==> flow/design.v (excerpt) <==
module riscv_cpu(
	input  rst,
	input  clk,
	output reg [31:0] PC,
	output Inst_Req_Valid,
	input Inst_Req_Ack,
	input  [31:0] Instruction,
	input Inst_Valid,
	output Inst_Ack,
	output [31:0] Address,
	output MemWrite,
	output [31:0] Write_data,
	output [3:0] Write_strb,
	output MemRead,
	input Mem_Req_Ack,
	input  [31:0] Read_data,
	input Read_data_Valid,
	output Read_data_Ack
);
reg [31:0] IR ;
reg [31:0] MDR;
reg [31:0] PC_reg;
reg [31:0] ALU_reg;
reg [31:0] RF_reg1;
reg [31:0] RF_reg2;
wire RegWrite_Valid;
wire MemRead_Valid ;
wire MemWrite_Valid;
wire [31:0] ALUResult;
wire        zero     ;
wire [31:0] PCset   ;
wire [31:0] PCadd4  ;
wire [31:0] PCoffset;
wire [31:0] signextend_out;
wire [31:0] zeroextend_out;
wire [31:0] shiftleft2_out;
wire [31:0]sext;
wire [31:0]sext_b;
wire [31:0]sext_u;
wire [9:0]ALUOp;
wire [2:0]ALUSrcA;
wire [2:0]ALUSrcB;
wire [3:0]RegSrc;
wire [1:0]Branch;
wire      Reg_Write;   
wire      RegWrite;
wire      BranchPerf;
wire [7:0]MemSrc;
wire      DataRead; 
wire      PCWrite;
wire      IRWrite;
wire      PCSrc;
wire [4 :0] RF_waddr ;
wire [4 :0] RF_raddr1;
wire [4 :0] RF_raddr2;
wire        RF_wen   ;
wire [31:0] RF_wdata ;
wire [31:0] RF_rdata1;
wire [31:0] RF_rdata2;
wire [31:0] ALU_data1;
  ...
Settings: LEC_CHECK=0, CAP_MARGIN=20, CORE_MARGIN=2, CORE_UTILIZATION=57, CTS_CLUSTER_SIZE=34, HOLD_SLACK_MARGIN=0.27, SETUP_SLACK_MARGIN=0.96, SLEW_MARGIN=20; clock period 4.7 ns.
run.sh (not shown) runs the stock make flow with config.mk's settings and CLKGATE_MAP_FILE=.
The starting point ran to the end with violations: negative setup slack.
Next try:
- CORE_UTILIZATION: 57 -> 31
- CTS_CLUSTER_SIZE: 34 -> unset
- HOLD_SLACK_MARGIN: 0.27 -> unset
- SETUP_SLACK_MARGIN: 0.96 -> unset
- clock period: 4.7 -> 8.04 ns (I/O delays scaled with it)
Outcome: The changed run passed the timing, design-rule and antenna checks; global-route usage is lower by 24 points; cell count is higher by a few percent; clock skew is higher by 32 ps; synthesized area stays the same; routed wire length is lower by a few percent; setup slack improves by 2200 ps; first-iteration DRC count is lower by about a fifth; sequential power is lower by well over a third; sequential share of layout area is higher by 4.1 points; via count is lower by roughly a tenth; cell area is lower by roughly a tenth.
Next try:
- CORE_UTILIZATION: 31 -> 61
- CTS_CLUSTER_SIZE: unset -> 36
- HOLD_SLACK_MARGIN: unset -> 0.27
- SETUP_SLACK_MARGIN: unset -> 0.96
- clock period: 8.04 -> 5.43 ns (I/O delays scaled with it)
Effect: This time the run aborted during global routing. Area after synthesis is unchanged. Die area came out lower by 49%. Synthesized cell count does not change.
Next try:
- CORE_UTILIZATION: 61 -> 11
- CTS_CLUSTER_SIZE: 36 -> unset
- HOLD_SLACK_MARGIN: 0.27 -> unset
- SETUP_SLACK_MARGIN: 0.96 -> unset
- clock period: 5.43 -> 10.6 ns (I/O delays scaled with it)
Result:
- With this change the flow finished clean
- die area went up to 5.5 times its value
- area after synthesis does not change
- synthesized cell count does not change
Next try:
- CORE_UTILIZATION: 11 -> 57
- SETUP_SLACK_MARGIN: unset -> 0.96
- clock period: 10.6 -> 5.43 ns (I/O delays scaled with it)
Outcome: This time the run finished but fails on negative setup slack. Total power rose by 100%. Die area decreases by 80%. Hold slack got worse by 6.0 ps. Non-clock buffer count came out higher by 934. Sequential share of layout area shrinks by 0.13 points. Wire length drops by 5.4%.
Next try:
- CORE_UTILIZATION: 57 -> 66
- MAX_ROUTING_LAYER: unset -> met4
- SETUP_SLACK_MARGIN: 0.96 -> 0.83
- clock period: 5.43 -> 7.03 ns (I/O delays scaled with it)
Outcome:
- This time the run aborted during global routing on GRT-0232
- die area falls by 13%
- synthesized area is unchanged
- synthesized cell count stays the same


Setup of wip/tundra:
Starting RTL as in the previous note.
Settings: LEC_CHECK=0, ABC_AREA=1, CAP_MARGIN=20, CORE_ASPECT_RATIO=1.1, CORE_MARGIN=2, CORE_UTILIZATION=72, CTS_CLUSTER_DIAMETER=394, CTS_CLUSTER_SIZE=98, PLACE_DENSITY=0.82, SLEW_MARGIN=20, TNS_END_PERCENT=100; clock period 2.85 ns.
As the logs show, wip/tundra stopped at global routing (5_1_grt) after a tool error, so it never reached the end of the flow.
## Diff of input files: wip/nickel against wip/tundra
- swapping 72 for 57 in CORE_UTILIZATION
- clearing ABC_AREA, which used to be 1
- clearing CORE_ASPECT_RATIO, which used to be 1.1
- clearing TNS_END_PERCENT, which used to be 100
- clearing CTS_CLUSTER_DIAMETER, which used to be 394
- clearing PLACE_DENSITY, which used to be 0.82
- putting SETUP_SLACK_MARGIN at 0.83 where nothing was set
- clearing CTS_CLUSTER_SIZE, which used to be 98
- swapping 2.85 for 4.46 in the clock period (ns, I/O delays scaled along)
Findings:
In wip/nickel the implementation ran to completion but is not tape-out ready, as the final checks report negative setup slack. For the placed cell count, wip/nickel came in about 30% lower than wip/tundra did. When wip/nickel is measured against wip/tundra, its area fraction in mux cells turns out 22 points higher. Compared with wip/tundra, in wip/nickel synthesized cell count now sits lower; post-CTS setup-driven buffer insertion count higher; chip area from the yosys synthesis statistics shows a reduction of 3.2%; die span in y has increased. Delta (wip/nickel minus wip/tundra): number of clock sinks stayed essentially flat; share of synthesized area occupied by flip-flops and latches rose by 1.6 points.
Input changes introduced in wip/yarrow (baseline for comparison: wip/nickel):
- a deleted SETUP_SLACK_MARGIN that had been 0.83
- a change of CORE_UTILIZATION from 57 to 40
- a change of the clock period (ns, I/O delays scaled along) from 4.46 to 8.04
## What came out
wip/yarrow: flow complete, layout not clean; failing: antenna violations. met2 usage sits lower in wip/yarrow than in wip/nickel. wip/yarrow vs. wip/nickel: fraction of area in multi-input gates went up, final routed wirelength across all metal layers now smaller, routed length on met3 shows a reduction of about 44%. wip/yarrow — die outline height 19% higher, wip/nickel as reference.
The inputs of wip/onyx differ from those of wip/yarrow as listed below.
- MAX_ROUTING_LAYER newly set to met4
- CORE_UTILIZATION changed from 40 to 64
- SETUP_SLACK_MARGIN newly set to -0.38
- the clock period (ns, I/O delays scaled along) changed from 8.04 to 5.72
Findings:
Placed cell count of wip/onyx falls short of that of wip/yarrow by a few percent. Re async set-or-reset flop fraction in the synthesized netlist: no difference whatsoever between wip/onyx and wip/yarrow. | number of hold-repair buffers added at the cts stage | wip/onyx vs wip/yarrow | ≈ equal |. Comparing wip/yarrow and wip/onyx, the higher vertical die dimension was measured on wip/yarrow. wip/onyx vs. wip/yarrow: unique cell type count in the Yosys netlist essentially unchanged; die size shrank by about 37%. Going from wip/yarrow to wip/onyx, worst setup timing slack at the placement stage now smaller, floorplan-stage core utilization moved up, synthesized cell count did not really move. wip/onyx: it failed during global routing (5_1_grt), and the tool reported GRT-0116.


Starting RTL as in the previous note.
clock: 8.5 ns
lec_check: 0
cap_margin: 20
core_margin: 2
core_utilization: 40
slew_margin: 20
Next try:
CAP_MARGIN = 30   (was 20)
CELL_PAD_IN_SITES_DETAIL_PLACEMENT = 2   (was default)
CELL_PAD_IN_SITES_GLOBAL_PLACEMENT = 3   (was default)
CORE_MARGIN = 3   (was 2)
CORE_UTILIZATION = 68   (was 40)
MAX_ROUTING_LAYER = met5   (was default)
MIN_ROUTING_LAYER = met2   (was default)
PLACE_DENSITY = 0.4   (was default)
After rerunning:
- The changed run never finished: it broke off in 3_1_place_gp_skip_io with GPL-0301
- synthesized cell count is unchanged
- area after synthesis is unchanged
- die area fell by about 40%


riscv_cpu again, from the RTL that the note above started with.
Settings: LEC_CHECK=0, CAP_MARGIN=40, CELL_PAD_IN_SITES_DETAIL_PLACEMENT=0, CORE_MARGIN=2, CORE_UTILIZATION=56, MIN_ROUTING_LAYER=met1, SETUP_SLACK_MARGIN=0.67, SLEW_MARGIN=20, TNS_END_PERCENT=70; clock period 2.59 ns.
The first run ended with an error in 5_1_grt (ODB-0269).
==> next run, changes <==
CORE_UTILIZATION = 61   (was 56)
CTS_CLUSTER_SIZE = 38   (was not set)
HOLD_SLACK_MARGIN = 0.28   (was not set)
PLACE_DENSITY_LB_ADDON = 0.01   (was not set)
SETUP_SLACK_MARGIN = 1.47   (was 0.67)
clock period = 5.94 ns   (was 2.59 ns; I/O delays follow)
After rerunning: This time the run reached the layout checks and failed them: negative setup slack; die size came out lower by 8.1%; synthesized area stays the same; synthesized cell count is unchanged.
==> next run, changes <==
CAP_MARGIN = 20   (was 40)
CELL_PAD_IN_SITES_DETAIL_PLACEMENT = not set   (was 0)
CORE_UTILIZATION = 40   (was 61)
CTS_CLUSTER_SIZE = not set   (was 38)
HOLD_SLACK_MARGIN = not set   (was 0.28)
MIN_ROUTING_LAYER = not set   (was met1)
PLACE_DENSITY_LB_ADDON = not set   (was 0.01)
SETUP_SLACK_MARGIN = not set   (was 1.47)
TNS_END_PERCENT = not set   (was 70)
clock period = 5.92 ns   (was 5.94 ns; I/O delays follow)
- The changed run reached the layout checks and failed them: negative setup slack
- wire length falls by 6.9%
- setup slack got worse by 54 ps
- non-clock buffer count drops by 25
- count of clock-buffer cells in the layout is higher by 19
- synthesized cell count does not change
- power barely changes
- die area increases by 52%
- global-route usage is lower by 21 points
- via count falls by 13%
==> next run, changes <==
CORE_UTILIZATION = 66   (was 40)
MAX_ROUTING_LAYER = met4   (was not set)
SETUP_SLACK_MARGIN = 0.83   (was not set)
clock period = 7.02 ns   (was 5.92 ns; I/O delays follow)
The new run died in 5_1_grt, error GRT-0116. Die size goes down by 39%. Synthesized cell count does not change. Synthesized area stays the same.
==> next run, changes <==
CORE_UTILIZATION = 59   (was 66)
MAX_ROUTING_LAYER = not set   (was met4)
SETUP_SLACK_MARGIN = 1.49   (was 0.83)
clock period = 5.72 ns   (was 7.02 ns; I/O delays follow)
The new run reached the layout checks and failed them: negative setup slack.
Synthesized area does not change.
Synthesized cell count does not change.
Die size climbs by roughly a tenth.
==> next run, changes <==
CORE_UTILIZATION = 64   (was 59)
CTS_CLUSTER_SIZE = 46   (was not set)
PLACE_DENSITY_LB_ADDON = 0.02   (was not set)
Effect: The changed run aborted during 5_1_grt, error GRT-0232; die size goes down by 7.7%; synthesized area does not change; synthesized cell count stays the same.


riscv_cpu again, from the RTL that the note above started with.
clock: 2.71 ns
lec_check: 0
abc_area: 1
cap_margin: 20
core_aspect_ratio: 0.5
core_margin: 2
core_utilization: 72
cts_cluster_diameter: 394
cts_cluster_size: 98
slew_margin: 20
tns_end_percent: 5
The first run never finished: it broke off in 5_1_grt.
Rerun with:
CORE_ASPECT_RATIO = not set   (was 0.5)
The new run ended with an error in 5_1_grt.
Synthesized cell count is unchanged.
Die size hardly moves.
Synthesized area is unchanged.
Rerun with:
CAP_MARGIN = 30   (was 20)
CORE_UTILIZATION = 40   (was 72)
CTS_CLUSTER_DIAMETER = not set   (was 394)
CTS_CLUSTER_SIZE = 14   (was 98)
TNS_END_PERCENT = not set   (was 5)
clock period = 8.5 ns   (was 2.71 ns; I/O delays follow)
After rerunning: The new run passed the timing, design-rule and antenna checks. Synthesized area is unchanged. Die area increases by 79%. Synthesized cell count stays the same.


Setup of the reference run:
Starting RTL as in the previous note.
clock: 5.17 ns
lec_check: 0
cap_margin: 40
cell_pad_in_sites_detail_placement: 0
core_margin: 2
core_utilization: 58
min_routing_layer: met1
place_density_lb_addon: 0.04
setup_slack_margin: 1.47
slew_margin: 20
tns_end_percent: 70
In the reference run the implementation completed, yet the final layout does not meet the checks, the culprit being setup timing.
> inputs changed (the reference run -> the trial run)
# the reference run
export LEC_CHECK = 0
export CAP_MARGIN = 40
export CELL_PAD_IN_SITES_DETAIL_PLACEMENT = 0
export CORE_MARGIN = 2
export CORE_UTILIZATION = 58
export MIN_ROUTING_LAYER = met1
export PLACE_DENSITY_LB_ADDON = 0.04
export SETUP_SLACK_MARGIN = 1.47
export SLEW_MARGIN = 20
export TNS_END_PERCENT = 70
create_clock -name core_clock -period 5.17 [get_ports {clk}]
# the trial run
export LEC_CHECK = 0
export CAP_MARGIN = 0
export CELL_PAD_IN_SITES_DETAIL_PLACEMENT = 0
export CORE_MARGIN = 2
export CORE_UTILIZATION = 64
export CTS_CLUSTER_SIZE = 37
export MIN_ROUTING_LAYER = met1
export PLACE_DENSITY_LB_ADDON = 0.04
export SETUP_SLACK_MARGIN = 1.47
export SLEW_MARGIN = 20
export TNS_END_PERCENT = 70
create_clock -name core_clock -period 5.17 [get_ports {clk}]
Notes after the runs:
- The trial run never completed; the flow aborted with a tool error in 5_1_grt.
- Final weighted congestion of routability-driven global placement ended up 1.0% lower on the trial run than on the reference run.
- Number of placement rows (the trial run over the reference run): decrease, 6
- The trial run — number of buffers inserted during clock tree synthesis 9 lower, the reference run as reference


riscv_cpu again, from the RTL that the note above started with.
clock: 4.59 ns
lec_check: 0
abc_area: 1
cap_margin: 30
cell_pad_in_sites_detail_placement: 1
cell_pad_in_sites_global_placement: 0
core_aspect_ratio: 1.62
core_margin: 2
core_utilization: 40
cts_cluster_diameter: 186
cts_cluster_size: 18
place_density_lb_addon: 0.01
slew_margin: 35
tns_end_percent: 70
The first run completed and failed the layout checks on negative setup slack.
Then changed:
- ABC_AREA: 1 -> not set
- CAP_MARGIN: 30 -> 20
- CELL_PAD_IN_SITES_DETAIL_PLACEMENT: 1 -> not set
- CELL_PAD_IN_SITES_GLOBAL_PLACEMENT: 0 -> 3
- CORE_ASPECT_RATIO: 1.62 -> not set
- CTS_CLUSTER_DIAMETER: 186 -> not set
- CTS_CLUSTER_SIZE: 18 -> not set
- MAX_ROUTING_LAYER: not set -> met4
- MIN_ROUTING_LAYER: not set -> met2
- PLACE_DENSITY_LB_ADDON: 0.01 -> not set
- SLEW_MARGIN: 35 -> 20
- TNS_END_PERCENT: 70 -> not set
- clock period: 4.59 -> 8.5 ns (I/O delays scaled with it)
After rerunning:
- The changed run ran to the end with no violations
- combinational power shrinks by 50%
- worst setup slack is better by 1100 ps
- synthesized area shrinks by 3.2%
No activity file was given, so power comes from the tool's default toggle rates.
